==> 09-03: inputs <==
## RISC
module RISC (destinoWrWB,escribir,PCsrc,result,PCoutMEM,NReset,clk,alu_outMEM,WriteDataInMEM,datoMemOut,InstruccionIn,PCinIF,MemWriteInMEM);
clock: 3.79 ns
lec_check: 0
abc_area: 1
cap_margin: 20
core_margin: 2
core_utilization: 72
cts_cluster_diameter: 397
place_density: 0.4
slew_margin: 20
run.sh (not shown) runs the stock make flow with config.mk's settings and CLKGATE_MAP_FILE=.
==> inputs of 01-27, as changes to 09-03 <==
Settings changed: CELL_PAD_IN_SITES_DETAIL_PLACEMENT from default to 0, CORE_ASPECT_RATIO from default to 0.63, CORE_MARGIN 2 to 4, CORE_UTILIZATION 72 to 31, CTS_CLUSTER_DIAMETER 397 to 172, GPL_ROUTABILITY_DRIVEN from default to 1, GPL_TIMING_DRIVEN from default to 0, MAX_ROUTING_LAYER from default to met5, MIN_ROUTING_LAYER from default to met2, PLACE_DENSITY 0.4 to default, SETUP_SLACK_MARGIN from default to -0.4, SLEW_MARGIN 20 to 25.
==> flow/constraint.sdc (replaced) <==
create_clock -name core_clock -period 4.69 [get_ports {clk}]
set_input_delay 0.9380 -clock core_clock [delete_from_list [all_inputs] [get_ports {clk}]]
set_output_delay 0.9380 -clock core_clock [all_outputs]
set_load 0.01 [all_outputs]
==> inputs of 01-23, as changes to 09-03 <==
Settings changed: ABC_AREA 1 to default, CORE_UTILIZATION 72 to 65, CTS_CLUSTER_DIAMETER 397 to default, HOLD_SLACK_MARGIN from default to -0.09, PLACE_DENSITY 0.4 to default, TNS_END_PERCENT from default to 5.
==> flow/constraint.sdc (replaced) <==
create_clock -name core_clock -period 8.0 [get_ports {clk}]
set_input_delay 1.6000 -clock core_clock [delete_from_list [all_inputs] [get_ports {clk}]]
set_output_delay 1.6000 -clock core_clock [all_outputs]
set_load 0.01 [all_outputs]
==> inputs of 11-09, as changes to 09-03 <==
Settings changed: ABC_AREA 1 to default, CELL_PAD_IN_SITES_DETAIL_PLACEMENT from default to 2, CORE_UTILIZATION 72 to 16, CTS_CLUSTER_DIAMETER 397 to default, GPL_ROUTABILITY_DRIVEN from default to 0, MIN_ROUTING_LAYER from default to met2, PLACE_DENSITY 0.4 to default, PLACE_DENSITY_LB_ADDON from default to 0.16, SLEW_MARGIN 20 to 30, TNS_END_PERCENT from default to 15.
==> flow/constraint.sdc (replaced) <==
create_clock -name core_clock -period 8.0 [get_ports {clk}]
set_input_delay 1.6000 -clock core_clock [delete_from_list [all_inputs] [get_ports {clk}]]
set_output_delay 1.6000 -clock core_clock [all_outputs]
set_load 0.01 [all_outputs]
==> comparison table <==
Outcome: 01-27 did not finish; 09-03 complete, but fails checks; 11-09 finished clean; 01-23 finished clean
Last stage reached: 01-27 5_1_grt; 09-03 -; 11-09 -; 01-23 -
Violated checks: 01-27 -; 09-03 negative setup slack; 11-09 -; 01-23 -
Category of the worst setup path capture point: 01-27 -; 09-03 flop; 11-09 flop; 01-23 flop
Power spent charging and discharging nets: 01-27 -; 09-03 17.3 mW; 11-09 9.86 mW; 01-23 8.33 mW
Final-report max-slew violation count: 01-27 -; 09-03 0; 11-09 0; 01-23 0
Worst R2R End: 01-27 -; 09-03 regzero_EXtoMEM.r; 11-09 regzero_EXtoMEM.r; 01-23 regzero_EXtoMEM.r
Area after detailed placement: 01-27 78,900 um2; 09-03 77,200 um2; 11-09 75,400 um2; 01-23 69,900 um2
Setup violation total in the final timing report: 01-27 -; 09-03 14; 11-09 0; 01-23 0
Final antenna diode count: 01-27 -; 09-03 12; 11-09 55; 01-23 1
Max-cap violations: 01-27 -; 09-03 0; 11-09 0; 01-23 0
Count of multi-input gates: 01-27 -; 09-03 5,597; 11-09 4,192; 01-23 4,192
Final count of hold timing violations: 01-27 -; 09-03 0; 11-09 0; 01-23 0
Number of nets with antenna violations after routing: 01-27 -; 09-03 0; 11-09 0; 01-23 0
Hpwl dp: 01-27 348,000 um; 09-03 168,000 um; 11-09 178,000 um; 01-23 126,000 um
Cell kind with the greatest summed area: 01-27 -; 09-03 registers; 11-09 registers; 01-23 registers
Number of DRC markers in iteration 0: 01-27 -; 09-03 10,900; 11-09 7,127; 01-23 5,324
Power of the clock network: 01-27 -; 09-03 14.4 mW; 11-09 8.62 mW; 01-23 7.00 mW
Multi-input logic area: 01-27 -; 09-03 29,100 um2; 11-09 28,000 um2; 01-23 27,900 um2
Data arrival time of the critical path: 01-27 -; 09-03 4.95 ns; 11-09 7.80 ns; 01-23 7.29 ns
Worst-case clock buffer depth: 01-27 4; 09-03 3; 11-09 3; 01-23 3
Launch point of the worst reg-to-reg path: 01-27 -; 09-03 regALUsrc_IDtoEX.r; 11-09 regALUsrc_IDtoEX.r; 01-23 regALUsrc_IDtoEX.r
Sequential cell power: 01-27 -; 09-03 20.2 mW; 11-09 10.9 mW; 01-23 10.7 mW
Final core utilization: 01-27 -; 09-03 0.839; 11-09 0.199; 01-23 0.745
Proportion of final cell area spent on non-clock buffers: 01-27 -; 09-03 0.0744; 11-09 0.0474; 01-23 0.0462
Power is estimated from default activity; no workload was simulated.
